===== flow/design.v =====
module div (
    input wire clk,
    input wire rst_n,
    input wire [32-1:0] dividend_i,     
    input wire [32-1:0] divisor_i,      
    input wire                       start_i,        
    input wire                       ctrl_ready_i,   
    input wire [                3:0] op_i,           
    output reg [32-1:0] result_o,   
    output reg busy_o,   
    output reg valid_o   
);
    typedef enum logic [3:0] {
        STATE_IDLE  = 4'b0001,
        STATE_START = 4'b0010,
        STATE_CALC  = 4'b0100,
        STATE_END   = 4'b1000
    } state_t;
    state_t state;
    reg [32-1:0] dividend_r;
    reg [32-1:0] divisor_r;
    reg [3:0] op_r;
    reg [31:0] count;
    reg [32-1:0] div_result;
    reg [32-1:0] div_remain;
    reg [32-1:0] minuend;
    reg invert_result;
    wire op_div = op_r[0];
    wire op_divu = op_r[1];
    wire op_rem = op_r[2];
    wire op_remu = op_r[3];
    wire [31:0] dividend_invert = (-dividend_r);
    wire [31:0] divisor_invert = (-divisor_r);
    wire minuend_ge_divisor = minuend >= divisor_r;
    wire [31:0] minuend_sub_res = minuend - divisor_r;
    wire [31:0] div_result_tmp = minuend_ge_divisor ? ({div_result[30:0], 1'b1}) : ({div_result[30:0], 1'b0});
    wire [31:0] minuend_tmp = minuend_ge_divisor ? minuend_sub_res[30:0] : minuend[30:0];
    wire [31:0] dividend_abs = dividend_r[31] ? -dividend_r : dividend_r;
    wire [31:0] divisor_abs = divisor_r[31] ? -divisor_r : divisor_r;
    always @(posedge clk) begin
        if (!rst_n) begin
            state         <= STATE_IDLE;
            result_o      <= 32'h0;
            div_result    <= 32'h0;
            div_remain    <= 32'h0;
            op_r          <= 4'h0;
            dividend_r    <= 32'h0;
            divisor_r     <= 32'h0;
            minuend       <= 32'h0;
            invert_result <= 1'b0;
            busy_o        <= 1'b0;
            valid_o       <= 1'b0;
            count         <= 32'h0;
        end else begin
            case (state)
                STATE_IDLE: begin
                    if (ctrl_ready_i) begin
                        valid_o <= 1'b0;
                        if (start_i == 1'b1) begin
                            op_r       <= op_i;
                            dividend_r <= dividend_i;
                            divisor_r  <= divisor_i;
                            state      <= STATE_START;
                            busy_o     <= 1'b1;
                        end else begin
                            op_r       <= 3'h0;
                            dividend_r <= 32'h0;
                            divisor_r  <= 32'h0;
                            result_o   <= 32'h0;
                            busy_o     <= 1'b0;
                        end
                    end
                end
                STATE_START: begin
                    valid_o <= 1'b0;
                    if (divisor_r == 32'h0) begin
                        if (op_div | op_divu) begin
                            result_o <= 32'hffffffff;
                        end else begin
                            result_o <= dividend_r;
                        end
                        state   <= STATE_IDLE;
                        busy_o  <= 1'b0;
                        valid_o <= 1'b1;
                    end else if (
                        (op_div | op_rem) ? (dividend_abs < divisor_abs) : (dividend_r < divisor_r)
                    ) begin
                        if (op_div) begin
                            result_o <= 32'b0;
                        end else if (op_rem) begin
                            result_o <= dividend_r;
                        end else if (op_divu) begin
                            result_o <= 32'b0;
                        end else if (op_remu) begin
                            result_o <= dividend_r;
                        end
                        state   <= STATE_IDLE;
                        busy_o  <= 1'b0;
                        valid_o <= 1'b1;
                    end else begin
                        busy_o     <= 1'b1;
                        count      <= 32'h40000000;
                        state      <= STATE_CALC;
                        div_result <= 32'h0;
                        div_remain <= 32'h0;
                        if (op_div | op_rem) begin
                            if (dividend_r[31] == 1'b1) begin
                                dividend_r <= dividend_invert;
                                minuend    <= dividend_invert[31];
                            end else begin
                                minuend <= dividend_r[31];
                            end
                            if (divisor_r[31] == 1'b1) begin
                                divisor_r <= divisor_invert;
                            end
                        end else begin
                            minuend <= dividend_r[31];
                        end
                        if ((op_div && (dividend_r[31] ^ divisor_r[31] == 1'b1))
                            || (op_rem && (dividend_r[31] == 1'b1))) begin
                            invert_result <= 1'b1;
                        end else begin
                            invert_result <= 1'b0;
                        end
                    end
                end
                STATE_CALC: begin
                    busy_o     <= 1'b1;
                    dividend_r <= {dividend_r[30:0], 1'b0};
                    div_result <= div_result_tmp;
                    count      <= {1'b0, count[31:1]};
                    if (|count) begin
                        minuend <= {minuend_tmp[30:0], dividend_r[30]};
                    end else begin
                        state <= STATE_END;
                        if (minuend_ge_divisor) begin
                            div_remain <= minuend_sub_res;
                        end else begin
                            div_remain <= minuend;
                        end
                    end
                end
                STATE_END: begin
                    state   <= STATE_IDLE;
                    busy_o  <= 1'b0;
                    valid_o <= 1'b1;
                    if (op_div | op_divu) begin
                        if (invert_result) begin
                            result_o <= (-div_result);
                        end else begin
                            result_o <= div_result;
                        end
                    end else begin
                        if (invert_result) begin
                            result_o <= (-div_remain);
                        end else begin
                            result_o <= div_remain;
                        end
                    end
                end
            endcase
        end
    end
endmodule

===== flow/run.sh =====
#!/bin/bash
# the make line also repeats each setting of config.mk as NAME=value (left out here)
make -C /OpenROAD-flow-scripts/flow DESIGN_CONFIG=/design/flow/config.mk WORK_HOME=/design/flow/orfs CLKGATE_MAP_FILE= finish

===== flow/config.mk =====
export PLATFORM = sky130hd
export DESIGN_NAME = div
export DESIGN_NICKNAME = div
export VERILOG_FILES = /design/flow/design.v
export SDC_FILE = /design/flow/constraint.sdc
export NUM_CORES = 4
export LEC_CHECK = 0
export CAP_MARGIN = 20
export CELL_PAD_IN_SITES_DETAIL_PLACEMENT = 0
export CELL_PAD_IN_SITES_GLOBAL_PLACEMENT = 0
export CORE_ASPECT_RATIO = 1.81
export CORE_MARGIN = 2
export CORE_UTILIZATION = 56
export CTS_CLUSTER_SIZE = 85
export GPL_TIMING_DRIVEN = 1
export PLACE_DENSITY = 0.5
export SETUP_SLACK_MARGIN = 0.72
export SLEW_MARGIN = 30
export TNS_END_PERCENT = 5

===== flow/constraint.sdc =====
create_clock -name core_clock -period 3.94 [get_ports {clk}]
set_input_delay 0.7880 -clock core_clock [delete_from_list [all_inputs] [get_ports {clk}]]
set_output_delay 0.7880 -clock core_clock [all_outputs]
set_load 0.01 [all_outputs]

==> results of run 1 <==
==> metrics by stage <==
stage               setup slack, ps  util, %  instances  hold slack, ps  power [mW]
floorplan                     -1110        -       1967             432        3.83
global placement              -1350     67.9       2532             461        4.77
detailed placement            -1410     68.0       2534             468        4.83
CTS                           -1040     74.6       2609             484        7.64
global route                  -1370     75.8       2615             499        8.06
finish                        -1170     75.8       2616             472        7.79
==> layer usage <==
| metal | up-vias | global-route usage (%) |
|---|---|---|
| met4 | 0 | 40.6 |
| met1 | 8202 | 42.3 |
| met3 | 387 | 7.64 |
| li1 | 7957 | - |
| met5 | - | 0 |
| met2 | 949 | 72.8 |
==> layout make-up <==
cell class	instances	share of cell area [%]
clock buffer	26	2.94
clock inverter	17	1.38
antenna	1	0.0119
inverter	61	1.09
sequential	234	22.3
tap	336	2.00
multi-input combinational	1537	52.5
timing repair buffer	404	17.8
==> repair_timing <==
action / in CTS / in global routing
pin swaps: 119 / 23
endpoints found under the setup margin: 228 / 228
cloned: 7 / 2
endpoints found under the hold margin: 0 / 0
gates resized: 134 / 73
buffers inserted: 25 / 4
==> results.json, run 1 <==
{
  "pwr-share-seq_pct": 32.8,
  "edf_count": 0,
  "antenna_found_initial": 1,
  "antenna_left": 0,
  "swShare_pct": 33.2,
  "ys_seq_share_pct": 29.7,
  "nets": 2433,
  "drt_first_pass_iters": 8,
  "fin_setup_tns_ps": -225290,
  "grt_remaining_overflow": 0,
  "yosysUniqueCellTypes": 86,
  "syn_area_sq_mm": 0.0157,
  "outcome": "failed layout checks",
  "ys_area_sq_mm": 0.0157,
  "cp_slowest_cell": "or4b_4",
  "clk_transition_reported_paths_ps": 80,
  "fin_crit_ps": 5110,
  "r2r-end": "count[19]",
  "ys_sh_simple_pct": 18.6,
  "wire_per_inst_um": 24.7,
  "final_area_sq_mm": 0.0210,
  "die_h_um": 230,
  "seq_power_mw": 2.55,
  "vias": 17500,
  "ys_cells": 1967,
  "cts.sinks": 234,
  "largest_area_cell": "dfxtp_1",
  "switchingPower_mw": 2.58,
  "track_usage_pct": 42.6,
  "rr_startpoint": "divisor_r[0]",
  "crit_chain": "or2_4 -> or4_4 -> nor2_4 -> nand4_1 -> o31ai_2 -> xnor2_1 -> ha_1 -> nand4_2 -> or4_4 -> or4b_4 -> a31oi_4 -> nor3_2 -> or2_1 -> buf_6 -> o21a_4 -> nor2_8 -> buf_12 -> buf_12 -> buf_16 -> a22o_1",
  "top_cells_by_area": "dfxtp_1 30%, ha_1 7.8%, o21ai_0 5.3%, xnor2_1 5.1%, nand2_1 4.8%",
  "htreeDepth": 1,
  "worst_slack_ps": -1170,
  "xor_share_pct": 6.95,
  "ff_type": "dfxtp_1",
  "wl_met1_um": 20800,
  "rows": 82,
  "power-top-group": "the clock network",
  "dr.first_iter.drc_count": 1422,
  "cp.depth": 20,
  "yosysWarnings": 1,
  "crit_path_start_kind": "flip-flop",
  "wl_um": 64600,
  "die_w_um": 129,
  "reg2reg_slack_ps": -1170,
  "regArea_sq_mm": 0.00469,
  "syn_area_per_cell_sq_um": 8.01,
  "wl_met3_um": 5030,
  "slew_viol_final": 0,
  "path_max_fanout": 6,
  "p_per_area_mw_per_mm2": 371,
  "mux_area_share_pct": 0.779,
  "fp_util_pct": 56.9,
  "dpl_cell_area_sq_mm": 0.0188,
  "cts-root-buf": "clkbuf_16",
  "holdPathEnd": "minuend[10]",
  "hp-start": "minuend[10]",
  "clock_path_buffers": 3,
  "required_ps": 4440,
  "warnings": 32,
  "critPathArrivalTime_ps": 5610,
  "drc": 0,
  "ys_sh_aoi_pct": 30.5,
  "worst_slew_pin_slew_ps": 1050,
  "clock_latency_ps": 570,
  "cp_top_family": "simple AND/OR/NAND/NOR gates",
  "hold_depth": 2,
  "met2_wirelength_um": 31300,
  "logic_area_sq_mm": 0.0110,
  "p_int_mw": 5.21,
  "crit_buf_inv": 4,
  "hold_class": "flip-flop to flip-flop",
  "hold_violations": 0,
  "crit_type": "flip-flop to flip-flop",
  "failed_checks": "negative setup slack",
  "rsz0062_at_grt": "true",
  "pwr-share-comb_pct": 33.0,
  "p_leak_nw": 8.31,
  "ir_drop_mv": 0.385,
  "core_area_sq_mm": 0.0277,
  "ys_seq_elements": 234,
  "dr.max_layer_used": "met4",
  "ctsHoldBuffers": 0,
  "grt_max_degree": 53,
  "fmax_mhz": 196,
  "grt_pass1_wl_um": 96800,
  "ios": 106,
  "cts_tree": "done",
  "clock_power_share_pct": 34.3,
  "synthMostInstantiatedCell": "dfxtp_1",
  "die_area_sq_mm": 0.0295,
  "cp_slowest_stage_delay_ps": 560,
  "numCtsBuffers": 24,
  "async_flop_share_pct": 0,
  "synthTopLogicFamily": "AND-OR/OR-AND gates",
  "syn_inst": 1967,
  "reg2reg_depth": 20,
  "final-setup-viol-count": 228,
  "gp_congestion": 1.07,
  "endpoint": "count[19]",
  "grt_pass1_vias": 17300,
  "setup.worst_path.start": "divisor_r[0]",
  "skew_ps": 26.9,
  "portBuffers": 105,
  "pg_comb_mw": 2.57,
  "yosys.area.top_type_share_pct": 29.7,
  "endpoint_kind": "flip-flop",
  "slew_headroom_pct": 29.6,
  "netlist_top_cells_count": "234 x dfxtp_1, 200 x nand2_1, 166 x o21ai_0",
  "clk-power_mw": 2.67,
  "via_per_inst": 6.69,
  "fa_ha_area_share_pct": 7.91,
  "floorplan.nets": 2138,
  "syn_to_final_growth_pct": 33.4,
  "hpwl_um": 46900,
  "cap_violations": 0,
  "fin_crit_sh_pct": 130,
  "fillers": 1999
}
==> run 2: changes to the inputs <==
Settings changed: CELL_PAD_IN_SITES_DETAIL_PLACEMENT 0 to 1, CORE_UTILIZATION 56 to 44, GPL_TIMING_DRIVEN 1 to 0, SETUP_SLACK_MARGIN 0.72 to 2.37, TNS_END_PERCENT 5 to unset.
Clock period 3.94 ns to 8.71 ns, I/O delays scaled along.
==> results.json, run 2 <==
{
  "outcome": "complete, no violations",
  "path_max_fanout": 10,
  "cp_top_family": "simple AND/OR/NAND/NOR gates",
  "crit_path_start_kind": "flip-flop",
  "numCtsBuffers": 26,
  "endpoint_kind": "flip-flop",
  "utilization_pct": 52.0,
  "clock_latency_ps": 580,
  "crit_chain": "or3_1 -> nor4_2 -> nand3_1 -> or3_1 -> nand2b_1 -> o41ai_4 -> xnor2_1 -> ha_1 -> nand4_1 -> or4_1 -> or4b_1 -> a31oi_2 -> nor3_2 -> or2_0 -> buf_2 -> a2bb2oi_2 -> buf_2 -> a211oi_1 -> a211oi_1",
  "slew_viol_final": 0,
  "swShare_pct": 34.6,
  "fillers": 4335,
  "cts.sinks": 234,
  "skew_ps": 22.2,
  "top_cells_by_area": "dfxtp_1 30%, ha_1 7.8%, o21ai_0 5.3%, xnor2_1 5.1%, nand2_1 4.8%",
  "ys_seq_elements": 234,
  "floorplan.nets": 2138,
  "fin_crit_sh_pct": 72.0,
  "nets": 2274,
  "regArea_sq_mm": 0.00469,
  "yosys.area.top_type_share_pct": 29.7,
  "hpwl_um": 59800,
  "cp_slowest_cell": "or4_1",
  "grt_pass1_vias": 18200,
  "largest_area_cell": "dfxtp_1",
  "htreeDepth": 1,
  "power-top-group": "the clock network",
  "antenna_left": 0,
  "seq_power_mw": 1.19,
  "syn_area_per_cell_sq_um": 8.01,
  "worst_slew_pin_slew_ps": 1010,
  "cp.depth": 19,
  "cts-root-buf": "clkbuf_16",
  "yosysUniqueCellTypes": 86,
  "final-setup-viol-count": 0,
  "ys_sh_simple_pct": 18.6,
  "switchingPower_mw": 1.14,
  "ios": 106,
  "ys_cells": 1967,
  "edf_count": 0,
  "syn_area_sq_mm": 0.0157,
  "xor_share_pct": 6.95,
  "grt_pass1_wl_um": 110000,
  "reg2reg_slack_ps": 2440,
  "async_flop_share_pct": 0,
  "pg_comb_mw": 0.884,
  "antenna_found_initial": 2,
  "mux_area_share_pct": 0.779,
  "crit_type": "flip-flop to flip-flop",
  "drt_first_pass_iters": 5,
  "holdPathEnd": "op_r[3]",
  "slew_headroom_pct": 32.7,
  "hold_depth": 2,
  "netlist_top_cells_count": "234 x dfxtp_1, 200 x nand2_1, 166 x o21ai_0",
  "clock_path_buffers": 3,
  "ir_drop_mv": 0.199,
  "ys_area_sq_mm": 0.0157,
  "hold_violations": 0,
  "wire_per_inst_um": 28.8,
  "hp-start": "op_r[3]",
  "die_w_um": 145,
  "cp_slowest_stage_delay_ps": 580,
  "fin_setup_tns_ps": 0,
  "rows": 93,
  "crit_buf_inv": 2,
  "syn_to_final_growth_pct": 17.2,
  "clock_power_share_pct": 36.9,
  "ys_sh_aoi_pct": 30.5,
  "endpoint": "divisor_r[10]",
  "die_h_um": 259,
  "p_leak_nw": 6.88,
  "fa_ha_area_share_pct": 7.91,
  "core_area_sq_mm": 0.0355,
  "reg2reg_depth": 19,
  "portBuffers": 105,
  "synthTopLogicFamily": "AND-OR/OR-AND gates",
  "r2r-end": "divisor_r[10]",
  "vias": 16900,
  "via_per_inst": 6.53,
  "ff_type": "dfxtp_1",
  "drc": 0,
  "die_area_sq_mm": 0.0374,
  "synthMostInstantiatedCell": "dfxtp_1",
  "fp_util_pct": 44.4,
  "p_per_area_mw_per_mm2": 178,
  "dr.first_iter.drc_count": 1082,
  "rr_startpoint": "dividend_r[2]",
  "hold_class": "flip-flop to flip-flop",
  "gp_congestion": 1.00,
  "syn_inst": 1967,
  "pwr-share-seq_pct": 36.2,
  "yosysWarnings": 1,
  "p_int_mw": 2.15,
  "fin_crit_ps": 6270,
  "cts_tree": "done",
  "setup.worst_path.start": "dividend_r[2]",
  "required_ps": 9140,
  "ys_seq_share_pct": 29.7,
  "clk_transition_reported_paths_ps": 70,
  "grt_max_degree": 16,
  "track_usage_pct": 39.6,
  "grt_remaining_overflow": 0,
  "fmax_mhz": 160,
  "rsz0062_at_grt": "false",
  "critPathArrivalTime_ps": 6690,
  "logic_area_sq_mm": 0.0103,
  "ctsHoldBuffers": 0,
  "warnings": 28,
  "pwr-share-comb_pct": 26.9,
  "wl_um": 74700,
  "cap_violations": 0,
  "clk-power_mw": 1.21
}
## run 2: area by class of cell
class                   instances  area share, %
diodes                          1         0.0136
plain buffers                 137           3.40
clock buffers                  29           3.81
clock inverters                17           1.10
inverters                      61           1.24
multi-input cells            1535           56.0
flip-flops and latches        234           25.4
well taps                     475           3.22
repair buffers                108           5.81
## run 2: layer usage
layer	GRT usage [%]	part of all wire [%]
met5	0	0
met4	40.7	12
met3	6.95	6.0
met2	68.5	49
met1	37.6	33
## run 2: timing repair
| item | CTS | global route |
|---|---|---|
| pin swaps | 1 | 1 |
| setup buffers | 1 | 1 |
| gates resized | 4 | 21 |
| setup endpoints to repair | 223 | 211 |
## run 2: metrics by stage
stage | total power, mW | std cells | area (sq um) | hold WS, ps | setup slack [ps]
floorplan | 1.72 | 1967 | 15700 | 432 | 3380
global placement | 2.02 | 2547 | 17400 | 438 | 1730
detailed placement | 2.05 | 2548 | 17400 | 460 | 1620
CTS | 3.26 | 2595 | 18400 | 470 | 2480
global route | 3.40 | 2596 | 18500 | 490 | 2310
finish | 3.28 | 2597 | 18500 | 472 | 2440
==> run 3: changes to the inputs <==
Settings changed: CELL_PAD_IN_SITES_DETAIL_PLACEMENT 1 to 0, CORE_UTILIZATION 44 to 67, GPL_TIMING_DRIVEN 0 to 1, PLACE_DENSITY 0.5 to unset.
Clock period 8.71 ns to 4.97 ns, I/O delays scaled along.
==> results.json, run 3 <==
{
  "clock_path_buffers": 3,
  "core_area_sq_mm": 0.0232,
  "ys_seq_share_pct": 29.7,
  "grt_remaining_overflow": 21,
  "ys_cells": 1967,
  "yosys.area.top_type_share_pct": 29.7,
  "syn_area_sq_mm": 0.0157,
  "die_area_sq_mm": 0.0248,
  "portBuffers": 105,
  "edf_count": 0,
  "syn_area_per_cell_sq_um": 8.01,
  "cts-root-buf": "clkbuf_16",
  "yosysUniqueCellTypes": 86,
  "hpwl_um": 45700,
  "numCtsBuffers": 22,
  "htreeDepth": 1,
  "yosysWarnings": 1,
  "die_w_um": 118,
  "floorplan.nets": 2138,
  "netlist_top_cells_count": "234 x dfxtp_1, 200 x nand2_1, 166 x o21ai_0",
  "fp_util_pct": 67.9,
  "xor_share_pct": 6.95,
  "ys_sh_simple_pct": 18.6,
  "ios": 106,
  "syn_inst": 1967,
  "async_flop_share_pct": 0,
  "mux_area_share_pct": 0.779,
  "ff_type": "dfxtp_1",
  "ys_seq_elements": 234,
  "lastStage": "5_1_grt",
  "ys_sh_aoi_pct": 30.5,
  "ctsHoldBuffers": 0,
  "die_h_um": 210,
  "fa_ha_area_share_pct": 7.91,
  "error": "[ERROR GRT-0232] Routing congestion too high. Check the congestion heatmap in the GUI.",
  "ys_area_sq_mm": 0.0157,
  "synthMostInstantiatedCell": "dfxtp_1",
  "cts.sinks": 234,
  "synthTopLogicFamily": "AND-OR/OR-AND gates",
  "largest_area_cell": "dfxtp_1",
  "pre_cts_ws_ps": -297,
  "top_cells_by_area": "dfxtp_1 30%, ha_1 7.8%, o21ai_0 5.3%, xnor2_1 5.1%, nand2_1 4.8%",
  "outcome": "stopped before the end",
  "track_usage_pct": 61.6,
  "rows": 75,
  "gp_congestion": 1.09
}
## run 3: metrics by stage
step / area [sq um] / cells / hold slack (ps) / util, %
floorplan: 16200 / 1967 / 432 / -
global placement: 18100 / 2384 / 450 / 78.1
detailed placement: 18100 / 2384 / 457 / 78.1
CTS: 19300 / 2436 / 464 / 83.2
## run 3: what timing repair did
action / in CTS
buffers inserted: 8
pin swaps: 18
endpoints found under the hold margin: 0
setup endpoints to repair: 228
cloned: 4
resized: 63
## run 3: per-layer routing
metal	global-route usage (%)	GRT overflow
met5	2.62	0
met4	67.7	11
met3	30.6	0
met2	90.2	9
met1	59.2	1
==> run 4: changes to the inputs <==
Settings changed: ABC_AREA set to 0, CELL_PAD_IN_SITES_GLOBAL_PLACEMENT 0 to unset, CORE_ASPECT_RATIO 1.81 to 1.45, CORE_MARGIN 2 to 3, CORE_UTILIZATION 67 to 48, CTS_CLUSTER_SIZE 85 to unset, GPL_ROUTABILITY_DRIVEN set to 1, GPL_TIMING_DRIVEN 1 to unset, HOLD_SLACK_MARGIN set to 0.29, PLACE_DENSITY_LB_ADDON set to 0.16, SETUP_SLACK_MARGIN 2.37 to 3.06, SLEW_MARGIN 30 to 20, TNS_END_PERCENT set to 20.
Clock period 4.97 ns to 11.6 ns, I/O delays scaled along.
==> results.json, run 4 <==
{
  "htreeDepth": 1,
  "drt_first_pass_iters": 6,
  "reg2reg_slack_ps": 5090,
  "grt_pass1_wl_um": 86700,
  "yosysUniqueCellTypes": 86,
  "wire_per_inst_um": 23.8,
  "fin_cells": 2404,
  "ys_seq_share_pct": 29.7,
  "ys_sh_aoi_pct": 30.5,
  "die_w_um": 156,
  "r2r-end": "count[20]",
  "hold_class": "flip-flop to flip-flop",
  "hold_violations": 0,
  "pg_comb_mw": 0.584,
  "grt_max_degree": 63,
  "nets": 2153,
  "outcome": "complete, no violations",
  "crit_path_start_kind": "flip-flop",
  "worst_slew_pin_slew_ps": 1120,
  "p_leak_nw": 6.60,
  "warnings": 26,
  "final_area_sq_mm": 0.0177,
  "hp-start": "op_r[3]",
  "cp_top_family": "simple AND/OR/NAND/NOR gates",
  "p_per_area_mw_per_mm2": 131,
  "clock_path_buffers": 3,
  "mux_area_share_pct": 0.779,
  "yosys.area.top_type_share_pct": 29.7,
  "endpoint": "count[20]",
  "fmax_mhz": 154,
  "antenna_left": 0,
  "slew_headroom_pct": 23.2,
  "fp_util_pct": 48.9,
  "vias": 15500,
  "fa_ha_area_share_pct": 7.91,
  "portBuffers": 105,
  "crit_type": "flip-flop to flip-flop",
  "xor_share_pct": 6.95,
  "drc": 0,
  "ys_sh_simple_pct": 18.6,
  "swShare_pct": 33.0,
  "syn_inst": 1967,
  "pwr-share-seq_pct": 38.4,
  "hold_depth": 2,
  "rsz0062_at_grt": "false",
  "ctsHoldBuffers": 0,
  "p_int_mw": 1.55,
  "synthMostInstantiatedCell": "dfxtp_1",
  "fin_crit_sh_pct": 56.1,
  "critPathArrivalTime_ps": 7000,
  "cts.sinks": 234,
  "holdPathEnd": "op_r[3]",
  "clk-power_mw": 0.843,
  "ios": 106,
  "slew_viol_final": 0,
  "netlist_top_cells_count": "234 x dfxtp_1, 200 x nand2_1, 166 x o21ai_0",
  "reg2reg_depth": 17,
  "cap_violations": 0,
  "ys_area_sq_mm": 0.0157,
  "grt_pass1_vias": 14900,
  "clock_power_share_pct": 36.4,
  "cp_slowest_cell": "nor2_8",
  "hpwl_um": 43300,
  "largest_area_cell": "dfxtp_1",
  "ys_cells": 1967,
  "logic_area_sq_mm": 0.0102,
  "seq_power_mw": 0.891,
  "power-top-group": "registers",
  "gp_congestion": 0.999,
  "floorplan.nets": 2138,
  "cts_resized": 0,
  "grt_remaining_overflow": 0,
  "yosysWarnings": 1,
  "cts-root-buf": "clkbuf_16",
  "setup.worst_path.start": "dividend_r[7]",
  "switchingPower_mw": 0.764,
  "dr.first_iter.drc_count": 1405,
  "edf_count": 0,
  "clk_transition_reported_paths_ps": 60,
  "rows": 79,
  "skew_ps": 17.7,
  "track_usage_pct": 31.5,
  "die_h_um": 224,
  "top_cells_by_area": "dfxtp_1 30%, ha_1 7.8%, o21ai_0 5.3%, xnor2_1 5.1%, nand2_1 4.8%",
  "wl_um": 57100,
  "cts_tree": "done",
  "die_area_sq_mm": 0.0351,
  "clock_latency_ps": 560,
  "fillers": 3112,
  "ff_type": "dfxtp_1",
  "synthTopLogicFamily": "AND-OR/OR-AND gates",
  "ys_seq_elements": 234,
  "crit_buf_inv": 0,
  "fin_setup_tns_ps": 0,
  "via_per_inst": 6.45,
  "dpl_cell_area_sq_mm": 0.0169,
  "n_antenna_cell": 0,
  "antenna_found_initial": 2,
  "required_ps": 12090,
  "async_flop_share_pct": 0,
  "cts_setup_buffers": 0,
  "numCtsBuffers": 25,
  "pwr-share-comb_pct": 25.2,
  "syn_to_final_growth_pct": 12.4,
  "cp.depth": 17,
  "syn_area_sq_mm": 0.0157,
  "worst_slack_ps": 5090,
  "syn_area_per_cell_sq_um": 8.01,
  "ir_drop_mv": 0.0917,
  "regArea_sq_mm": 0.00469,
  "power_mw": 2.32,
  "dp_cells": 2360,
  "core_area_sq_mm": 0.0322,
  "path_max_fanout": 62,
  "crit_chain": "or4_1 -> nor3_1 -> nand3_1 -> or3_1 -> nand2b_1 -> o41ai_1 -> xnor2_1 -> ha_1 -> nand4_1 -> or4_1 -> or4b_1 -> a31oi_2 -> nor3_1 -> or2_0 -> o21a_4 -> nor2_8 -> a22o_1",
  "cp_slowest_stage_delay_ps": 660,
  "endpoint_kind": "flip-flop",
  "fin_crit_ps": 6510,
  "pre_cts_ws_ps": 5160,
  "final-setup-viol-count": 0,
  "rr_startpoint": "dividend_r[7]"
}
run 4: area by class of cell:
type | instances | share of cell area [%]
multi-input combinational | 1535 | 57.9
sequential | 234 | 26.5
clock buffer | 31 | 3.83
clock inverter | 13 | 0.926
timing repair buffer | 125 | 6.76
inverter | 61 | 1.29
tap | 405 | 2.86
run 4: per-layer routing:
layer / track usage, % / up-vias / share of wire [%]
li1: - / 7399 / -
met2: 54.6 / 594 / 49
met3: 3.96 / 157 / 5.5
met4: 17.6 / 4 / 6.3
met1: 37.5 / 7348 / 39
met5: 0 / - / 0.044
run 4: per-stage QoR:
stage	hold slack, ps	utilization (%)
finish	474	54.9
global route	508	54.9
CTS	469	54.9
detailed placement	460	52.3
global placement	455	52.3
floorplan	432	-
==> run 5: changes to the inputs <==
Settings changed: ABC_AREA 0 to unset, CELL_PAD_IN_SITES_DETAIL_PLACEMENT 0 to unset, CORE_ASPECT_RATIO 1.45 to unset, CORE_MARGIN 3 to 2, CORE_UTILIZATION 48 to 65, GPL_ROUTABILITY_DRIVEN 1 to unset, HOLD_SLACK_MARGIN 0.29 to unset, PLACE_DENSITY_LB_ADDON 0.16 to unset, SETUP_SLACK_MARGIN 3.06 to 1.6, TNS_END_PERCENT 20 to unset.
Clock period 11.6 ns to 5.95 ns, I/O delays scaled along.
==> results.json, run 5 <==
{
  "outcome": "complete, no violations",
  "syn_area_per_cell_sq_um": 8.01,
  "p_leak_nw": 7.53,
  "crit_buf_inv": 3,
  "holdPathEnd": "minuend[4]",
  "gp_congestion": 1.08,
  "crit_type": "flip-flop to flip-flop",
  "clock_path_buffers": 3,
  "drt_first_pass_iters": 9,
  "slew_headroom_pct": 23.2,
  "synthMostInstantiatedCell": "dfxtp_1",
  "grt_pass1_wl_um": 93900,
  "rsz0062_at_grt": "true",
  "cp_slowest_stage_delay_ps": 780,
  "clk_transition_reported_paths_ps": 70,
  "yosysUniqueCellTypes": 86,
  "power-top-group": "the clock network",
  "async_flop_share_pct": 0,
  "path_max_fanout": 31,
  "ys_sh_aoi_pct": 30.5,
  "clock_power_share_pct": 34.9,
  "pwr-share-seq_pct": 34.3,
  "fp_util_pct": 66.7,
  "cp.depth": 17,
  "cp_slowest_cell": "o41ai_1",
  "critPathArrivalTime_ps": 6100,
  "grt_remaining_overflow": 0,
  "nets": 2261,
  "hpwl_um": 40500,
  "fillers": 1328,
  "die_w_um": 160,
  "rows": 56,
  "ys_sh_simple_pct": 18.6,
  "p_int_mw": 3.33,
  "mux_area_share_pct": 0.779,
  "wire_per_inst_um": 26.8,
  "reg2reg_depth": 17,
  "fmax_mhz": 178,
  "r2r-end": "count[26]",
  "syn_area_sq_mm": 0.0157,
  "endpoint": "count[26]",
  "endpoint_kind": "flip-flop",
  "core_area_sq_mm": 0.0236,
  "largest_area_cell": "dfxtp_1",
  "grt_max_degree": 83,
  "vias": 18100,
  "clk-power_mw": 1.77,
  "hold_class": "flip-flop to flip-flop",
  "fin_crit_sh_pct": 94.3,
  "cap_violations": 0,
  "portBuffers": 105,
  "die_area_sq_mm": 0.0255,
  "rr_startpoint": "dividend_r[8]",
  "fa_ha_area_share_pct": 7.91,
  "syn_to_final_growth_pct": 26.1,
  "worst_slew_pin_slew_ps": 1150,
  "reg2reg_slack_ps": 340,
  "htreeDepth": 1,
  "via_per_inst": 7.46,
  "ys_seq_elements": 234,
  "seq_power_mw": 1.74,
  "required_ps": 6440,
  "regArea_sq_mm": 0.00470,
  "p_per_area_mw_per_mm2": 256,
  "track_usage_pct": 46.1,
  "final-setup-viol-count": 0,
  "ys_area_sq_mm": 0.0157,
  "ir_drop_mv": 0.250,
  "netlist_top_cells_count": "234 x dfxtp_1, 200 x nand2_1, 166 x o21ai_0",
  "setup.worst_path.start": "dividend_r[8]",
  "crit_path_start_kind": "flip-flop",
  "xor_share_pct": 6.95,
  "path_common_cell": "nor3_4",
  "cts-root-buf": "clkbuf_16",
  "edf_count": 0,
  "cts_tree": "done",
  "power_mw": 5.08,
  "ys_cells": 1967,
  "yosys.area.top_type_share_pct": 29.7,
  "antenna_found_initial": 0,
  "ctsHoldBuffers": 0,
  "logic_area_sq_mm": 0.0111,
  "pwr-share-comb_pct": 30.8,
  "cts.sinks": 234,
  "pg_comb_mw": 1.56,
  "utilization_pct": 84.1,
  "ys_seq_share_pct": 29.7,
  "hold_depth": 2,
  "syn_inst": 1967,
  "ios": 106,
  "hp-start": "minuend[4]",
  "grt_pass1_vias": 16500,
  "ff_type": "dfxtp_1",
  "hold_violations": 0,
  "die_h_um": 160,
  "clock_latency_ps": 550,
  "skew_ps": 13.3,
  "synthTopLogicFamily": "AND-OR/OR-AND gates",
  "floorplan.nets": 2138,
  "cp_top_family": "simple AND/OR/NAND/NOR gates",
  "dr.first_iter.drc_count": 3243,
  "numCtsBuffers": 26,
  "crit_chain": "or4_4 -> nor3_4 -> nand3_2 -> o41ai_1 -> xnor2_1 -> ha_1 -> nand4_2 -> a21oi_1 -> a2111oi_0 -> a21oi_1 -> nor3_4 -> buf_12 -> nor3_4 -> buf_4 -> nor3_2 -> buf_6 -> a22o_1",
  "yosysWarnings": 1,
  "antenna_left": 0,
  "fin_setup_tns_ps": 0,
  "drc": 0,
  "swShare_pct": 34.3,
  "fin_crit_ps": 5610,
  "warnings": 31,
  "slew_viol_final": 0,
  "n_antenna_cell": 0,
  "switchingPower_mw": 1.74,
  "top_cells_by_area": "dfxtp_1 30%, ha_1 7.8%, o21ai_0 5.3%, xnor2_1 5.1%, nand2_1 4.8%",
  "wl_um": 65100
}
-- run 5: metal layers --
layer  track usage, %  vias to the layer above  part of all wire, %
met2             72.5                     1628                   43
met5                0                        -                    0
met1             59.7                     8432                   36
met3             9.48                      402                   14
met4             24.8                        0                  7.3
li1                 -                     7659                    -
-- run 5: through the flow --
| step | cell area [sq um] | worst slack (ps) | hold WS, ps | std cells |
|---|---|---|---|---|
| 2_1_floorplan | 16200 | 898 | 432 | 1967 |
| 6_report | 19900 | 339 | 475 | 2428 |
| 3_5_place_dp | 17300 | 124 | 473 | 2305 |
| 3_3_place_gp | 17300 | 367 | 455 | 2305 |
| 5_1_grt | 19900 | 126 | 494 | 2428 |
| 4_1_cts | 19200 | 786 | 483 | 2402 |
-- run 5: layout make-up --
| cell class | count | area share, % |
|---|---|---|
| repair buffers | 226 | 12.6 |
| multi-input cells | 1541 | 56.0 |
| clock inverters | 15 | 0.996 |
| flip-flops and latches | 234 | 23.7 |
| inverters | 61 | 1.15 |
| well taps | 319 | 2.01 |
| clock buffers | 32 | 3.65 |
-- run 5: repair_timing --
item | CTS | global route
hold endpoints to repair | 0 | 0
cloned | 15 | 14
resized | 112 | 75
setup endpoints to repair | 228 | 228
buffers inserted | 35 | 12
pin swaps | 29 | 35
==> run 6: changes to the inputs <==
Settings changed: CORE_UTILIZATION 65 to 72, CTS_CLUSTER_SIZE set to 41, HOLD_SLACK_MARGIN set to -0.09, PLACE_DENSITY set to 0.65, SETUP_SLACK_MARGIN 1.6 to unset.
Clock period 5.95 ns to 4.86 ns, I/O delays scaled along.
==> results.json, run 6 <==
{
  "outcome": "stopped before the end",
  "lastStage": "5_1_grt",
  "error": "[ERROR GRT-0232] Routing congestion too high. Check the congestion heatmap in the GUI.",
  "gp_congestion": 1.04,
  "syn_inst": 1967,
  "cts.sinks": 234,
  "xor_share_pct": 6.95,
  "cts-root-buf": "clkbuf_16",
  "syn_area_sq_mm": 0.0157,
  "mux_area_share_pct": 0.779,
  "core_area_sq_mm": 0.0216,
  "numCtsBuffers": 25,
  "htreeDepth": 1,
  "grt_remaining_overflow": 295,
  "syn_area_per_cell_sq_um": 8.01,
  "top_cells_by_area": "dfxtp_1 30%, ha_1 7.8%, o21ai_0 5.3%, xnor2_1 5.1%, nand2_1 4.8%",
  "ys_sh_aoi_pct": 30.5,
  "ys_seq_share_pct": 29.7,
  "clock_path_buffers": 3,
  "fp_util_pct": 72.8,
  "hpwl_um": 41400,
  "synthMostInstantiatedCell": "dfxtp_1",
  "ys_seq_elements": 234,
  "ys_area_sq_mm": 0.0157,
  "die_h_um": 152,
  "largest_area_cell": "dfxtp_1",
  "die_w_um": 152,
  "rows": 54,
  "ctsHoldBuffers": 0,
  "netlist_top_cells_count": "234 x dfxtp_1, 200 x nand2_1, 166 x o21ai_0",
  "floorplan.nets": 2138,
  "synthTopLogicFamily": "AND-OR/OR-AND gates",
  "yosys.area.top_type_share_pct": 29.7,
  "portBuffers": 105,
  "ff_type": "dfxtp_1",
  "ios": 106,
  "ys_sh_simple_pct": 18.6,
  "yosysUniqueCellTypes": 86,
  "ys_cells": 1967,
  "edf_count": 0,
  "dpl_cell_area_sq_mm": 0.0182,
  "dp_cells": 2379,
  "async_flop_share_pct": 0,
  "fa_ha_area_share_pct": 7.91,
  "yosysWarnings": 1,
  "die_area_sq_mm": 0.0231,
  "track_usage_pct": 87.6
}
==> run 6: timing repair <==
| action | in CTS |
|---|---|
| endpoints found under the setup margin | 228 |
| cloned | 16 |
| resized | 117 |
| buffers inserted | 21 |
| pin swaps | 20 |
==> run 6: per-stage QoR <==
step / power [mW] / setup slack (ps) / utilization [%]
3_5_place_dp: 3.79 / -501 / 84.0
3_3_place_gp: 3.71 / -270 / 84.0
2_1_floorplan: 3.13 / -192 / -
4_1_cts: 5.81 / -246 / 91.4
==> run 6: per-layer routing <==
| layer | GRT overflow | track usage, % |
|---|---|---|
| met2 | 147 | 100 |
| met1 | 8 | 86.7 |
| met4 | 119 | 91.5 |
| met3 | 19 | 76.9 |
| met5 | 2 | 37.1 |
==> run 7: changes to the inputs <==
Settings changed: CORE_ASPECT_RATIO set to 1.86, CORE_MARGIN 2 to 5, CORE_UTILIZATION 72 to 40, CTS_CLUSTER_DIAMETER set to 192, CTS_CLUSTER_SIZE 41 to unset, GPL_ROUTABILITY_DRIVEN set to 0, HOLD_SLACK_MARGIN -0.09 to unset, MAX_ROUTING_LAYER set to met4.
Clock period 4.86 ns to 8.0 ns, I/O delays scaled along.
==> results.json, run 7 <==
{
  "yosysUniqueCellTypes": 86,
  "reg2reg_slack_ps": 1540,
  "grt_pass1_vias": 15300,
  "cp_slowest_stage_delay_ps": 660,
  "crit_buf_inv": 0,
  "die_h_um": 281,
  "crit_chain": "or4_1 -> nor3_1 -> nand3_1 -> or3_1 -> nand2b_1 -> o41ai_1 -> xnor2_1 -> ha_1 -> nand4_1 -> or4_1 -> or4b_1 -> a31oi_2 -> nor3_1 -> or2_0 -> o21a_4 -> nor2_8 -> a22o_1",
  "fp_util_pct": 40.2,
  "p_leak_nw": 6.59,
  "track_usage_pct": 26.9,
  "hpwl_um": 45200,
  "drt_first_pass_iters": 6,
  "die_w_um": 155,
  "mux_area_share_pct": 0.779,
  "dr.first_iter.drc_count": 1335,
  "final-setup-viol-count": 0,
  "hold_violations": 0,
  "rr_startpoint": "dividend_r[7]",
  "top_cells_by_area": "dfxtp_1 30%, ha_1 7.8%, o21ai_0 5.3%, xnor2_1 5.1%, nand2_1 4.8%",
  "utilization_pct": 45.6,
  "worst_slew_pin_slew_ps": 1070,
  "ys_sh_simple_pct": 18.6,
  "cts_resized": 0,
  "clock_power_share_pct": 36.1,
  "endpoint_kind": "flip-flop",
  "cap_violations": 0,
  "nets": 2153,
  "pg_comb_mw": 0.853,
  "core_area_sq_mm": 0.0391,
  "power-top-group": "registers",
  "crit_path_start_kind": "flip-flop",
  "cts-root-buf": "clkbuf_16",
  "cts_setup_buffers": 0,
  "pwr-share-seq_pct": 38.5,
  "p_per_area_mw_per_mm2": 189,
  "rsz0062_at_grt": "false",
  "antenna_found_initial": 2,
  "required_ps": 8480,
  "floorplan.nets": 2138,
  "synthMostInstantiatedCell": "dfxtp_1",
  "ys_seq_elements": 234,
  "cp.depth": 17,
  "ir_drop_mv": 0.144,
  "fin_crit_sh_pct": 80.8,
  "pwr-share-comb_pct": 25.3,
  "crit_type": "flip-flop to flip-flop",
  "wire_per_inst_um": 23.7,
  "clock_latency_ps": 570,
  "drc": 0,
  "antenna_left": 0,
  "via_per_inst": 6.35,
  "yosys.area.top_type_share_pct": 29.7,
  "endpoint": "div_result[11]",
  "fin_setup_tns_ps": 0,
  "clk-power_mw": 1.22,
  "critPathArrivalTime_ps": 6940,
  "outcome": "complete, no violations",
  "syn_area_per_cell_sq_um": 8.01,
  "numCtsBuffers": 24,
  "switchingPower_mw": 1.13,
  "ff_type": "dfxtp_1",
  "hold_depth": 2,
  "ys_cells": 1967,
  "grt_remaining_overflow": 0,
  "holdPathEnd": "op_r[3]",
  "syn_inst": 1967,
  "setup.worst_path.start": "dividend_r[7]",
  "portBuffers": 105,
  "die_area_sq_mm": 0.0436,
  "htreeDepth": 1,
  "slew_viol_final": 0,
  "path_max_fanout": 62,
  "warnings": 26,
  "skew_ps": 35.0,
  "syn_area_sq_mm": 0.0157,
  "fmax_mhz": 155,
  "clock_path_buffers": 3,
  "r2r-end": "div_result[11]",
  "cts_tree": "done",
  "fa_ha_area_share_pct": 7.91,
  "largest_area_cell": "dfxtp_1",
  "slew_headroom_pct": 28.7,
  "netlist_top_cells_count": "234 x dfxtp_1, 200 x nand2_1, 166 x o21ai_0",
  "async_flop_share_pct": 0,
  "hp-start": "op_r[3]",
  "ios": 106,
  "ys_sh_aoi_pct": 30.5,
  "grt_pass1_wl_um": 89400,
  "ys_area_sq_mm": 0.0157,
  "syn_to_final_growth_pct": 13.2,
  "wl_um": 59400,
  "cts.sinks": 234,
  "edf_count": 0,
  "swShare_pct": 33.5,
  "fin_crit_ps": 6460,
  "synthTopLogicFamily": "AND-OR/OR-AND gates",
  "grt_max_degree": 79,
  "ctsHoldBuffers": 0,
  "xor_share_pct": 6.95,
  "hold_class": "flip-flop to flip-flop",
  "clk_transition_reported_paths_ps": 60,
  "yosysWarnings": 1,
  "cp_top_family": "simple AND/OR/NAND/NOR gates",
  "ys_seq_share_pct": 29.7,
  "cp_slowest_cell": "nor2_8",
  "reg2reg_depth": 17,
  "p_int_mw": 2.24,
  "vias": 15900,
  "fillers": 3962,
  "rows": 99,
  "seq_power_mw": 1.30
}
[run 7: through the flow]
step	power (mW)	instance area (sq um)	setup WS [ps]	hold WS (ps)	instances
6_report	3.37	17800	1540	467	2506
2_1_floorplan	1.87	15700	2670	432	1967
4_1_cts	3.36	17800	1600	458	2504
5_1_grt	3.49	17800	1140	469	2506
3_3_place_gp	2.13	17000	1760	442	2460
3_5_place_dp	2.15	17000	1670	453	2461
[run 7: final cells by class]
| type | instances | area [sq um] | area share [%] |
|---|---|---|---|
| clock buffer | 27 | 612 | 3.43 |
| tap | 505 | 632 | 3.54 |
| sequential | 234 | 4690 | 26.3 |
| inverter | 61 | 229 | 1.28 |
| timing repair buffer | 126 | 1220 | 6.82 |
| antenna | 2 | 5.00 | 0.0281 |
| clock inverter | 16 | 210 | 1.18 |
| multi-input combinational | 1535 | 10200 | 57.4 |
[run 7: layer usage]
layer	vias to the layer above	GRT usage [%]	wire [um]
met2	753	46.4	29600
met3	234	2.84	3490
met1	7531	27.9	20800
met4	0	20.4	5500
li1	7399	-	-
met5	-	-	0
==> run 8: changes to the inputs <==
Settings changed: CORE_ASPECT_RATIO 1.86 to unset, CORE_MARGIN 5 to 2, CORE_UTILIZATION 40 to 72, CTS_CLUSTER_DIAMETER 192 to 57, CTS_CLUSTER_SIZE set to 15, GPL_ROUTABILITY_DRIVEN 0 to unset, HOLD_SLACK_MARGIN set to -0.07, PLACE_DENSITY 0.65 to unset, PLACE_DENSITY_LB_ADDON set to 0.24, TNS_END_PERCENT set to 5.
Clock period 8.0 ns to 5.24 ns, I/O delays scaled along.
==> results.json, run 8 <==
{
  "htreeDepth": 1,
  "via_per_inst": 7.34,
  "syn_inst": 1967,
  "hp-start": "op_r[3]",
  "required_ps": 5640,
  "core_area_sq_mm": 0.0216,
  "cts.sinks": 234,
  "fin_cells": 2387,
  "ir_drop_mv": 0.316,
  "final-setup-viol-count": 5,
  "edf_count": 0,
  "synthMostInstantiatedCell": "dfxtp_1",
  "drt_first_pass_iters": 10,
  "xor_share_pct": 6.95,
  "swShare_pct": 35.3,
  "wire_per_inst_um": 25.0,
  "p_int_mw": 3.43,
  "numCtsBuffers": 25,
  "cp_top_family": "simple AND/OR/NAND/NOR gates",
  "path_max_fanout": 9,
  "slew_viol_final": 0,
  "warnings": 29,
  "die_area_sq_mm": 0.0231,
  "worst_slew_pin_slew_ps": 1150,
  "seq_power_mw": 1.94,
  "ff_type": "dfxtp_1",
  "hold_depth": 2,
  "rows": 54,
  "path_common_cell": "or3_1",
  "hpwl_um": 40000,
  "grt_remaining_overflow": 0,
  "ys_seq_share_pct": 29.7,
  "grt_pass1_wl_um": 88800,
  "clk-power_mw": 1.72,
  "clock_latency_ps": 560,
  "syn_area_per_cell_sq_um": 8.01,
  "endpoint": "dividend_r[13]",
  "endpoint_kind": "flip-flop",
  "slew_headroom_pct": 22.9,
  "failed_checks": "negative setup slack",
  "grt_pass1_vias": 16200,
  "rr_startpoint": "divisor_r[23]",
  "synthTopLogicFamily": "AND-OR/OR-AND gates",
  "ys_sh_aoi_pct": 30.5,
  "yosys.area.top_type_share_pct": 29.7,
  "timing.hold.ws_ps": 481,
  "ys_sh_simple_pct": 18.6,
  "ys_cells": 1967,
  "fin_crit_ps": 5310,
  "clock_power_share_pct": 32.5,
  "async_flop_share_pct": 0,
  "reg2reg_slack_ps": -70,
  "pg_comb_mw": 1.64,
  "cts-root-buf": "clkbuf_16",
  "ys_seq_elements": 234,
  "largest_area_cell": "dfxtp_1",
  "syn_area_sq_mm": 0.0157,
  "syn_to_final_growth_pct": 19.9,
  "switchingPower_mw": 1.87,
  "crit_path_start_kind": "flip-flop",
  "die_h_um": 152,
  "power-top-group": "registers",
  "drc": 0,
  "wl_um": 59800,
  "pwr-share-seq_pct": 36.6,
  "yosysUniqueCellTypes": 86,
  "cap_violations": 0,
  "rsz0062_at_grt": "true",
  "cp_slowest_stage_delay_ps": 540,
  "crit_type": "flip-flop to flip-flop",
  "gp_congestion": 1.07,
  "power_mw": 5.31,
  "clock_path_buffers": 3,
  "clk_transition_reported_paths_ps": 70,
  "hold_class": "flip-flop to flip-flop",
  "cp_slowest_cell": "or4b_1",
  "r2r-end": "dividend_r[13]",
  "yosysWarnings": 1,
  "skew_ps": 37.4,
  "pwr-share-comb_pct": 30.9,
  "cp.depth": 17,
  "antenna_left": 0,
  "fp_util_pct": 72.8,
  "reg2reg_depth": 17,
  "holdPathEnd": "op_r[3]",
  "dr.first_iter.drc_count": 2901,
  "ys_area_sq_mm": 0.0157,
  "fin_crit_sh_pct": 101,
  "floorplan.nets": 2138,
  "p_per_area_mw_per_mm2": 281,
  "mux_area_share_pct": 0.779,
  "portBuffers": 105,
  "grt_max_degree": 63,
  "p_leak_nw": 7.24,
  "antenna_found_initial": 1,
  "cts_tree": "done",
  "track_usage_pct": 49.3,
  "hold_violations": 0,
  "nets": 2258,
  "die_w_um": 152,
  "crit_chain": "or3_1 -> or3_1 -> or3_1 -> or4_1 -> ha_1 -> nand4_1 -> or4_1 -> or4b_1 -> a31oi_2 -> nor3_2 -> or2_4 -> buf_6 -> o21ai_4 -> buf_12 -> buf_12 -> nor2_1 -> a211oi_1",
  "utilization_pct": 87.3,
  "ctsHoldBuffers": 0,
  "crit_buf_inv": 3,
  "worst_slack_ps": -73.9,
  "netlist_top_cells_count": "234 x dfxtp_1, 200 x nand2_1, 166 x o21ai_0",
  "fa_ha_area_share_pct": 7.91,
  "fin_setup_tns_ps": -170,
  "ios": 106,
  "dp_cells": 2319,
  "top_cells_by_area": "dfxtp_1 30%, ha_1 7.8%, o21ai_0 5.3%, xnor2_1 5.1%, nand2_1 4.8%",
  "vias": 17500,
  "outcome": "failed layout checks",
  "setup.worst_path.start": "divisor_r[23]",
  "critPathArrivalTime_ps": 5710,
  "fmax_mhz": 188
}
## run 8: repair_timing
item	4_1_cts	5_1_grt
buffers inserted	5	7
setup endpoints to repair	209	226
resized	17	69
gates cloned	4	6
pin swaps	10	41
## run 8: cell type report
cell class	instances	area (sq um)
flip-flops and latches	234	4690
multi-input cells	1538	10600
clock inverters	14	134
clock buffers	26	629
repair buffers	227	2230
fillers	1182	2740
well taps	280	350
inverters	61	229
diodes	7	17.5
## run 8: metal layers
layer  part of all wire (%)  up-vias  GRT usage [%]
li1                       -     7642              -
met4                    8.5        0           31.2
met2                     43     1426           73.1
met5                      0        -              -
met3                     14      425           11.2
met1                     35     8027           60.6
## run 8: stage by stage
stage | setup slack, ps | instance area [sq um]
global placement | 0.245 | 17400
global route | -202 | 18900
detailed placement | -241 | 17400
CTS | -16.3 | 18400
floorplan | 56.3 | 15800
finish | -73.9 | 18900
==> run 9: changes to the inputs <==
Settings changed: CORE_UTILIZATION 72 to 40, CTS_CLUSTER_DIAMETER 57 to unset, CTS_CLUSTER_SIZE 15 to unset, HOLD_SLACK_MARGIN -0.07 to unset, MAX_ROUTING_LAYER met4 to unset, PLACE_DENSITY set to 0.65, PLACE_DENSITY_LB_ADDON 0.24 to unset, SETUP_SLACK_MARGIN set to 1.66, TNS_END_PERCENT 5 to 10.
Clock period 5.24 ns to 6.27 ns, I/O delays scaled along.
==> results.json, run 9 <==
{
  "logic_area_sq_mm": 0.0109,
  "drc": 0,
  "reg2reg_depth": 19,
  "wl_um": 60600,
  "n_antenna_cell": 0,
  "ys_area_sq_mm": 0.0157,
  "pwr-share-seq_pct": 35.5,
  "numCtsBuffers": 28,
  "ctsHoldBuffers": 0,
  "grt_max_degree": 83,
  "seq_power_mw": 1.66,
  "dpl_cell_area_sq_mm": 0.0173,
  "synthMostInstantiatedCell": "dfxtp_1",
  "syn_area_per_cell_sq_um": 8.01,
  "hp-start": "minuend[22]",
  "xor_share_pct": 6.95,
  "path_max_fanout": 7,
  "hold_depth": 2,
  "ys_seq_share_pct": 29.7,
  "netlist_top_cells_count": "234 x dfxtp_1, 200 x nand2_1, 166 x o21ai_0",
  "crit_buf_inv": 4,
  "ys_cells": 1967,
  "fa_ha_area_share_pct": 7.91,
  "final_area_sq_mm": 0.0194,
  "antenna_left": 0,
  "cp_top_family": "simple AND/OR/NAND/NOR gates",
  "yosys.area.top_type_share_pct": 29.7,
  "track_usage_pct": 28.6,
  "slew_viol_final": 0,
  "switchingPower_mw": 1.60,
  "skew_ps": 30.4,
  "fin_crit_ps": 5240,
  "reg2reg_slack_ps": 1030,
  "dr.first_iter.drc_count": 1884,
  "drt_first_pass_iters": 6,
  "p_leak_nw": 7.21,
  "crit_type": "flip-flop to flip-flop",
  "power-top-group": "the clock network",
  "largest_area_cell": "dfxtp_1",
  "die_area_sq_mm": 0.0410,
  "fillers": 3717,
  "clock_power_share_pct": 36.0,
  "clk-power_mw": 1.68,
  "htreeDepth": 1,
  "gp_congestion": 0.989,
  "p_per_area_mw_per_mm2": 241,
  "yosysUniqueCellTypes": 86,
  "ff_type": "dfxtp_1",
  "warnings": 29,
  "ys_seq_elements": 234,
  "utilization_pct": 50.0,
  "synthTopLogicFamily": "AND-OR/OR-AND gates",
  "dp_cells": 2487,
  "worst_slew_pin_slew_ps": 1090,
  "required_ps": 6810,
  "syn_area_sq_mm": 0.0157,
  "endpoint": "div_result[5]",
  "outcome": "complete, no violations",
  "die_w_um": 202,
  "cp_slowest_stage_delay_ps": 570,
  "crit_chain": "or4_4 -> nor4_4 -> buf_4 -> nand3_1 -> o41ai_2 -> buf_4 -> xnor2_1 -> ha_1 -> nand4_1 -> or4_4 -> or4b_4 -> a31oi_4 -> nor3_2 -> or2_4 -> o21a_4 -> nor2_8 -> buf_12 -> clkbuf_16 -> a22o_1",
  "cts-root-buf": "clkbuf_16",
  "cts_tree": "done",
  "wire_per_inst_um": 23.4,
  "fin_setup_tns_ps": 0,
  "critPathArrivalTime_ps": 5780,
  "regArea_sq_mm": 0.00470,
  "power_mw": 4.67,
  "vias": 16300,
  "pwr-share-comb_pct": 28.5,
  "core_area_sq_mm": 0.0387,
  "cts.sinks": 234,
  "slew_headroom_pct": 27.1,
  "grt_pass1_wl_um": 91200,
  "syn_inst": 1967,
  "rsz0062_at_grt": "true",
  "rows": 72,
  "cap_violations": 0,
  "ys_sh_aoi_pct": 30.5,
  "edf_count": 0,
  "clk_transition_reported_paths_ps": 60,
  "via_per_inst": 6.30,
  "yosysWarnings": 1,
  "cp.depth": 19,
  "swShare_pct": 34.3,
  "holdPathEnd": "minuend[22]",
  "grt_remaining_overflow": 0,
  "mux_area_share_pct": 0.779,
  "floorplan.nets": 2138,
  "r2r-end": "div_result[5]",
  "ys_sh_simple_pct": 18.6,
  "ios": 106,
  "setup.worst_path.start": "divisor_r[9]",
  "die_h_um": 202,
  "clock_path_buffers": 3,
  "portBuffers": 105,
  "async_flop_share_pct": 0,
  "hpwl_um": 43200,
  "antenna_found_initial": 0,
  "final-setup-viol-count": 0,
  "hold_class": "flip-flop to flip-flop",
  "rr_startpoint": "divisor_r[9]",
  "crit_path_start_kind": "flip-flop",
  "nets": 2224,
  "fin_cells": 2593,
  "fmax_mhz": 191,
  "grt_pass1_vias": 14900,
  "pg_comb_mw": 1.33,
  "fp_util_pct": 40.7,
  "top_cells_by_area": "dfxtp_1 30%, ha_1 7.8%, o21ai_0 5.3%, xnor2_1 5.1%, nand2_1 4.8%",
  "fin_crit_sh_pct": 83.6,
  "clock_latency_ps": 590,
  "p_int_mw": 3.07,
  "ir_drop_mv": 0.188,
  "cp_slowest_cell": "or4_4",
  "syn_to_final_growth_pct": 22.9,
  "hold_violations": 0,
  "endpoint_kind": "flip-flop"
}
==> run 9: routing by layer <==
metal / vias up / track usage (%) / routed length [um]
li1: 7580 / - / -
met1: 7822 / 41.5 / 27200
met2: 819 / 43.4 / 25900
met3: 121 / 3.81 / 5260
met4: 0 / 9.67 / 2270
met5: - / 0 / 0
==> run 9: repair_timing <==
item / in CTS / in global routing
setup buffers: 23 / 16
resized: 79 / 41
cloned: 11 / 2
endpoints found under the setup margin: 228 / 228
pin swaps: 23 / 7
hold endpoints to repair: 0 / 0
==> run 9: final cells by class <==
class,count,area share [%]
Multi-Input combinational cell,1540,56.2
Sequential cell,234,24.3
Timing Repair Buffer,188,10.1
Clock buffer,33,3.87
Tap cell,518,3.35
Inverter,61,1.18
Clock inverter,19,1.02
==> run 9: per-stage QoR <==
step | setup slack, ps | hold WS [ps]
after floorplan | 1220 | 432
after global placement | 566 | 457
after detailed placement | 442 | 458
after CTS | 1160 | 476
after global routing | 919 | 516
final | 1030 | 482
==> run 10: changes to the inputs <==
Settings changed: CAP_MARGIN 20 to 40, CELL_PAD_IN_SITES_DETAIL_PLACEMENT set to 1, CELL_PAD_IN_SITES_GLOBAL_PLACEMENT set to 2, CORE_ASPECT_RATIO set to 1.15, CORE_UTILIZATION 40 to 68, CTS_CLUSTER_DIAMETER set to 99, CTS_CLUSTER_SIZE set to 56, GPL_TIMING_DRIVEN set to 0, MAX_ROUTING_LAYER set to met4, MIN_ROUTING_LAYER set to met2, PLACE_DENSITY 0.65 to unset, PLACE_DENSITY_LB_ADDON set to 0.0, SETUP_SLACK_MARGIN 1.66 to 0.89, SLEW_MARGIN 20 to 0, TNS_END_PERCENT 10 to unset.
Clock period 6.27 ns to 8.71 ns, I/O delays scaled along.
==> results.json, run 10 <==
{
  "outcome": "stopped before the end",
  "lastStage": "3_1_place_gp_skip_io",
  "error": "[ERROR FLW-0024] Place density exceeds 1.0 (current PLACE_DENSITY_LB_ADDON =  0.0). Please check if the value of  PLACE_DENSITY_LB_ADDON is between 0 and 0.99.",
  "ys_cells": 1967,
  "mux_area_share_pct": 0.779,
  "ff_type": "dfxtp_1",
  "syn_area_per_cell_sq_um": 8.01,
  "ys_area_sq_mm": 0.0157,
  "floorplan.nets": 2138,
  "die_area_sq_mm": 0.0244,
  "ys_sh_aoi_pct": 30.5,
  "largest_area_cell": "dfxtp_1",
  "die_w_um": 146,
  "syn_area_sq_mm": 0.0157,
  "netlist_top_cells_count": "234 x dfxtp_1, 200 x nand2_1, 166 x o21ai_0",
  "async_flop_share_pct": 0,
  "synthTopLogicFamily": "AND-OR/OR-AND gates",
  "yosysWarnings": 1,
  "ys_seq_share_pct": 29.7,
  "fa_ha_area_share_pct": 7.91,
  "top_cells_by_area": "dfxtp_1 30%, ha_1 7.8%, o21ai_0 5.3%, xnor2_1 5.1%, nand2_1 4.8%",
  "ys_seq_elements": 234,
  "xor_share_pct": 6.95,
  "core_area_sq_mm": 0.0227,
  "ys_sh_simple_pct": 18.6,
  "syn_inst": 1967,
  "die_h_um": 167,
  "yosys.area.top_type_share_pct": 29.7,
  "edf_count": 0,
  "fp_util_pct": 69.5,
  "rows": 59,
  "synthMostInstantiatedCell": "dfxtp_1",
  "yosysUniqueCellTypes": 86
}
==> run 11: changes to the inputs <==
Settings changed: CAP_MARGIN 40 to 20, CELL_PAD_IN_SITES_DETAIL_PLACEMENT 1 to unset, CELL_PAD_IN_SITES_GLOBAL_PLACEMENT 2 to unset, CORE_ASPECT_RATIO 1.15 to unset, CORE_UTILIZATION 68 to 47, CTS_CLUSTER_DIAMETER 99 to unset, CTS_CLUSTER_SIZE 56 to unset, GPL_TIMING_DRIVEN 0 to unset, MAX_ROUTING_LAYER met4 to unset, MIN_ROUTING_LAYER met2 to unset, PLACE_DENSITY set to 0.65, PLACE_DENSITY_LB_ADDON 0.0 to unset, SETUP_SLACK_MARGIN 0.89 to unset, SLEW_MARGIN 0 to 20.
Clock period 8.71 ns to 9.54 ns, I/O delays scaled along.
==> results.json, run 11 <==
{
  "ff_type": "dfxtp_1",
  "pwr-share-comb_pct": 24.2,
  "ys_seq_elements": 234,
  "cts_tree": "done",
  "hp-start": "op_r[3]",
  "critPathArrivalTime_ps": 7140,
  "ctsHoldBuffers": 0,
  "ys_cells": 1967,
  "final-setup-viol-count": 0,
  "required_ps": 10020,
  "wire_per_inst_um": 22.7,
  "ios": 106,
  "path_common_cell": "or4_1",
  "top_cells_by_area": "dfxtp_1 30%, ha_1 7.8%, o21ai_0 5.3%, xnor2_1 5.1%, nand2_1 4.8%",
  "grt_max_degree": 83,
  "path_max_fanout": 17,
  "floorplan.nets": 2138,
  "swShare_pct": 32.5,
  "clk_transition_reported_paths_ps": 60,
  "clock_path_buffers": 3,
  "core_area_sq_mm": 0.0333,
  "reg2reg_depth": 16,
  "grt_pass1_vias": 14500,
  "syn_area_per_cell_sq_um": 8.01,
  "skew_ps": 13.3,
  "syn_inst": 1967,
  "fmax_mhz": 150,
  "nets": 2155,
  "p_per_area_mw_per_mm2": 164,
  "via_per_inst": 6.39,
  "hold_class": "flip-flop to flip-flop",
  "outcome": "complete, no violations",
  "gp_congestion": 0.990,
  "track_usage_pct": 30.9,
  "fillers": 3172,
  "slew_viol_final": 0,
  "async_flop_share_pct": 0,
  "die_area_sq_mm": 0.0350,
  "r2r-end": "minuend[31]",
  "rr_startpoint": "dividend_r[7]",
  "cp.depth": 16,
  "vias": 15700,
  "hold_depth": 2,
  "reg2reg_slack_ps": 2880,
  "cap_violations": 0,
  "cts_resized": 0,
  "antenna_left": 0,
  "synthTopLogicFamily": "AND-OR/OR-AND gates",
  "netlist_top_cells_count": "234 x dfxtp_1, 200 x nand2_1, 166 x o21ai_0",
  "timing.hold.ws_ps": 477,
  "fin_crit_sh_pct": 69.8,
  "mux_area_share_pct": 0.779,
  "slew_headroom_pct": 28.0,
  "hold_violations": 0,
  "grt_remaining_overflow": 0,
  "p_int_mw": 1.97,
  "cts.sinks": 234,
  "crit_chain": "or4_1 -> nor3_1 -> nand3_1 -> or3_1 -> nand2b_1 -> o41ai_1 -> xnor2_1 -> ha_1 -> nand4_1 -> or4_1 -> or4b_1 -> a31oi_2 -> o32ai_2 -> nor4_4 -> nand2_1 -> o32ai_1",
  "cts_setup_buffers": 0,
  "wl_um": 55700,
  "fp_util_pct": 47.3,
  "grt_pass1_wl_um": 85400,
  "crit_path_start_kind": "flip-flop",
  "fin_setup_tns_ps": 0,
  "seq_power_mw": 1.09,
  "pg_comb_mw": 0.707,
  "ir_drop_mv": 0.155,
  "pwr-share-seq_pct": 37.1,
  "ys_area_sq_mm": 0.0157,
  "ys_sh_aoi_pct": 30.5,
  "syn_area_sq_mm": 0.0157,
  "die_h_um": 187,
  "die_w_um": 187,
  "warnings": 26,
  "clk-power_mw": 1.13,
  "synthMostInstantiatedCell": "dfxtp_1",
  "hpwl_um": 41400,
  "endpoint": "minuend[31]",
  "syn_to_final_growth_pct": 13.6,
  "yosys.area.top_type_share_pct": 29.7,
  "drc": 0,
  "power-top-group": "the clock network",
  "met2_wirelength_um": 24300,
  "fa_ha_area_share_pct": 7.91,
  "cp_slowest_stage_delay_ps": 710,
  "rows": 67,
  "portBuffers": 105,
  "p_leak_nw": 6.64,
  "antenna_found_initial": 2,
  "htreeDepth": 1,
  "wl_met3_um": 5040,
  "drt_first_pass_iters": 8,
  "cts-root-buf": "clkbuf_16",
  "yosysUniqueCellTypes": 86,
  "crit_type": "flip-flop to flip-flop",
  "clock_power_share_pct": 38.8,
  "yosysWarnings": 1,
  "cp_top_family": "simple AND/OR/NAND/NOR gates",
  "cp_slowest_cell": "nor4_4",
  "crit_buf_inv": 0,
  "switchingPower_mw": 0.952,
  "ys_sh_simple_pct": 18.6,
  "ys_seq_share_pct": 29.7,
  "endpoint_kind": "flip-flop",
  "worst_slew_pin_slew_ps": 1070,
  "dr.max_layer_used": "met5",
  "largest_area_cell": "dfxtp_1",
  "fin_crit_ps": 6660,
  "clock_latency_ps": 580,
  "edf_count": 0,
  "holdPathEnd": "op_r[3]",
  "xor_share_pct": 6.95,
  "dr.first_iter.drc_count": 1711,
  "wl_met1_um": 23700,
  "rsz0062_at_grt": "false",
  "numCtsBuffers": 28,
  "setup.worst_path.start": "dividend_r[7]"
}
## run 11: routing by layer
| metal | vias up | GRT usage [%] |
|---|---|---|
| met3 | 146 | 6.38 |
| li1 | 7418 | - |
| met2 | 692 | 48.1 |
| met5 | - | 0 |
| met1 | 7411 | 41.7 |
| met4 | 2 | 12.6 |
## run 11: final cells by class
class / instances / area [sq um] / area share [%]
clock inverters: 14 / 210 / 1.17
well taps: 448 / 561 / 3.13
inverters: 61 / 229 / 1.28
flip-flops and latches: 234 / 4690 / 26.2
multi-input cells: 1535 / 10300 / 57.3
repair buffers: 124 / 1190 / 6.64
clock buffers: 36 / 761 / 4.25
diodes: 1 / 2.50 / 0.0140
## run 11: stage by stage
stage          cell area [sq um]  setup slack, ps  utilization, %  power, mW  std cells
3_5_place_dp               16900             3030            50.8       1.79       2402
4_1_cts                    17900             3000            53.7       2.92       2452
6_report                   17900             2880            53.8       2.93       2453
2_1_floorplan              15700             4210               -       1.57       1967
5_1_grt                    17900             2570            53.8       3.05       2452
3_3_place_gp               16900             2920            50.8       1.78       2402
Power is estimated from default activity; no workload was simulated.
